## build 74
Design sd_card_top, start of the top module:
module sd_card_top
#(
	parameter  SPI_LOW_SPEED_DIV = 248,          
	parameter  SPI_HIGH_SPEED_DIV = 0            
)
(
	input            clk,
	input            rst,
	output           SD_nCS,                     
	output           SD_DCLK,                    
	output           SD_MOSI,                    
	input            SD_MISO,                    
	output           sd_init_done,               
	input            sd_sec_read,                
	input[31:0]      sd_sec_read_addr,           
	output[7:0]      sd_sec_read_data,           
	output           sd_sec_read_data_valid,     
	output           sd_sec_read_end,            
	input            sd_sec_write,               
	input[31:0]      sd_sec_write_addr,          
	input[7:0]       sd_sec_write_data,          
	output           sd_sec_write_data_req,      
	output           sd_sec_write_end            
);
Size: about 200 flip-flops, about 93 I/O pins, roughly 0.0097 sq mm of cells after synthesis.
make LEC_CHECK=0 ABC_AREA=0 CAP_MARGIN=20 CORE_MARGIN=2 CORE_UTILIZATION=72 CTS_CLUSTER_DIAMETER=205 CTS_CLUSTER_SIZE=15 SETUP_SLACK_MARGIN=0.45 SLEW_MARGIN=20 finish   # period 2.24 ns
run.sh (not shown) runs the stock make flow with config.mk's settings and CLKGATE_MAP_FILE=.
global routing: build 74 exited with error
### build 74 -> build 19
Settings: ABC_AREA removed (was 0); CTS_CLUSTER_SIZE removed (was 15); SETUP_SLACK_MARGIN changed from 0.45 to 0.83; CTS_CLUSTER_DIAMETER removed (was 205); CORE_UTILIZATION changed from 72 to 64; the clock period (ns, I/O delays scaled along) changed from 2.24 to 3.4.
==> comparison <==
- Build 19 ended with every stage complete and zero timing, DRC or antenna violations.
- Build 19 against build 74: post-synthesis cell count from yosys flat, number of placed instances with taps included down about 4%, count of buffers added by post-CTS timing repair for setup down 30, count of input and output buffers flat.
- Simple logic cell fraction of the synthesized area came out exactly the same in build 74 and build 19.
- Between build 74 and build 19, minimum setup slack after placement increased.
- Summary — die area, build 19 relative to build 74: higher, by about 12%.
- Compared with build 74, in build 19 cell area reported after detailed placement down 6.2%, number of clock buffers inserted by TritonCTS up 4.
- Compared with build 74, build 19 shows a higher placer congestion estimate.
- ~same post-synth design cell area in build 74 and build 19
What build 55 does differently from build 19 at the input level:
Settings: setting CTS_CLUSTER_SIZE to 15 for the first time; changing CORE_UTILIZATION from 64 to 66; removing SETUP_SLACK_MARGIN (formerly 0.83); changing the clock period (ns, I/O delays scaled along) from 3.4 to 2.24.
## What came out
Build 19 ended up with sd_card_cmd_m0.state[15]$_DFF_PP0_ as its beginning of the critical path; build 55 ended up with sd_card_cmd_m0.state[13]$_DFF_PP0_.
Build 55 against build 19; count of vias placed by the detailed router is up by a little under 10%.
Build 55: power density normalized to cell area is about 40% higher than what build 19 reported.
Looking at peak ir drop on the vdd network across both flows, build 55 is the weaker of the two, with build 19 ahead.
Summary: with build 19 as the reference, global-route wire length before repair in build 55 moved up by a little under 10%.
Build 55 -> stages 100% | layout checks FAIL | setup timing
Here is what was changed in the inputs of build 28 compared with build 55.
Settings: CTS_CLUSTER_SIZE: 15 -> unset; CORE_UTILIZATION: 66 -> 48; the clock period (ns, I/O delays scaled along): 2.24 -> 3.58.
==> results <==
- From build 55 to build 28 the numbers moved as follows: cell count of the worst reg-to-reg path has increased; wire length on met1 has increased.
- The global router's overall resource usage of build 28 is lower than that of build 55.
- Build 28 completed every stage of the flow, and the final layout passed the timing, design-rule and antenna checks.
- Final worst-path setup slack (lower): build 55

========
Starting RTL as in the previous note.
Settings: LEC_CHECK=0, CAP_MARGIN=5, CORE_MARGIN=2, CORE_UTILIZATION=70, CTS_CLUSTER_SIZE=14, SLEW_MARGIN=20; clock period 2.22 ns.
The first run finished with negative setup slack left.
Then changed:
--- a/flow/config.mk
+++ b/flow/config.mk
@@ -7,6 +7,8 @@
 export LEC_CHECK = 0
-export CAP_MARGIN = 5
+export ABC_AREA = 1
+export CAP_MARGIN = 20
 export CORE_MARGIN = 2
 export CORE_UTILIZATION = 70
-export CTS_CLUSTER_SIZE = 14
+export CTS_CLUSTER_DIAMETER = 205
+export CTS_CLUSTER_SIZE = 15
 export SLEW_MARGIN = 20
==> flow/constraint.sdc (replaced) <==
create_clock -name core_clock -period 2.24 [get_ports {clk}]
set_input_delay 0.4480 -clock core_clock [delete_from_list [all_inputs] [get_ports {clk}]]
set_output_delay 0.4480 -clock core_clock [all_outputs]
set_load 0.01 [all_outputs]
After rerunning: The new run completed without violations; core utilization falls by 8.6 points; routed wire length falls by 28%; hold slack improves by 0.0043 ns.
Then changed:
--- a/flow/config.mk
+++ b/flow/config.mk
@@ -7,8 +7,5 @@
 export LEC_CHECK = 0
-export ABC_AREA = 1
 export CAP_MARGIN = 20
 export CORE_MARGIN = 2
-export CORE_UTILIZATION = 70
-export CTS_CLUSTER_DIAMETER = 205
-export CTS_CLUSTER_SIZE = 15
+export CORE_UTILIZATION = 40
 export SLEW_MARGIN = 20
==> flow/constraint.sdc (replaced) <==
create_clock -name core_clock -period 3.58 [get_ports {clk}]
set_input_delay 0.7160 -clock core_clock [delete_from_list [all_inputs] [get_ports {clk}]]
set_output_delay 0.7160 -clock core_clock [all_outputs]
set_load 0.01 [all_outputs]
Result:
- sequential share of layout area falls by 0.86 points
- cell area rises by a few percent
- first-iteration DRC count falls by about a fifth
- routed wire length stays flat
- via count falls by roughly a tenth
Then changed:
--- a/flow/config.mk
+++ b/flow/config.mk
@@ -7,5 +7,7 @@
 export LEC_CHECK = 0
+export ABC_AREA = 1
 export CAP_MARGIN = 20
-export CORE_MARGIN = 2
+export CORE_MARGIN = 5
 export CORE_UTILIZATION = 40
+export GPL_TIMING_DRIVEN = 0
 export SLEW_MARGIN = 20
==> flow/constraint.sdc (replaced) <==
create_clock -name core_clock -period 5.0 [get_ports {clk}]
set_input_delay 1.0000 -clock core_clock [delete_from_list [all_inputs] [get_ports {clk}]]
set_output_delay 1.0000 -clock core_clock [all_outputs]
set_load 0.01 [all_outputs]
The changed run completed with no timing, DRC or antenna violations.
Routed wire length is higher by about 4%.
Critical path depth drops by 5.
Design area came out higher by about 1.5%.
Synthesized cell count went up by 17%.
Non-clock buffer count rose by 33.
Worst setup slack gets better by 1.8 ns.
Synthesized area went up by 1.9%.
Core utilization decreases by 0.71 points.
Via count rises by about 8%.
Final cell count increases by 15%.
Power is estimated from default activity; no workload was simulated.
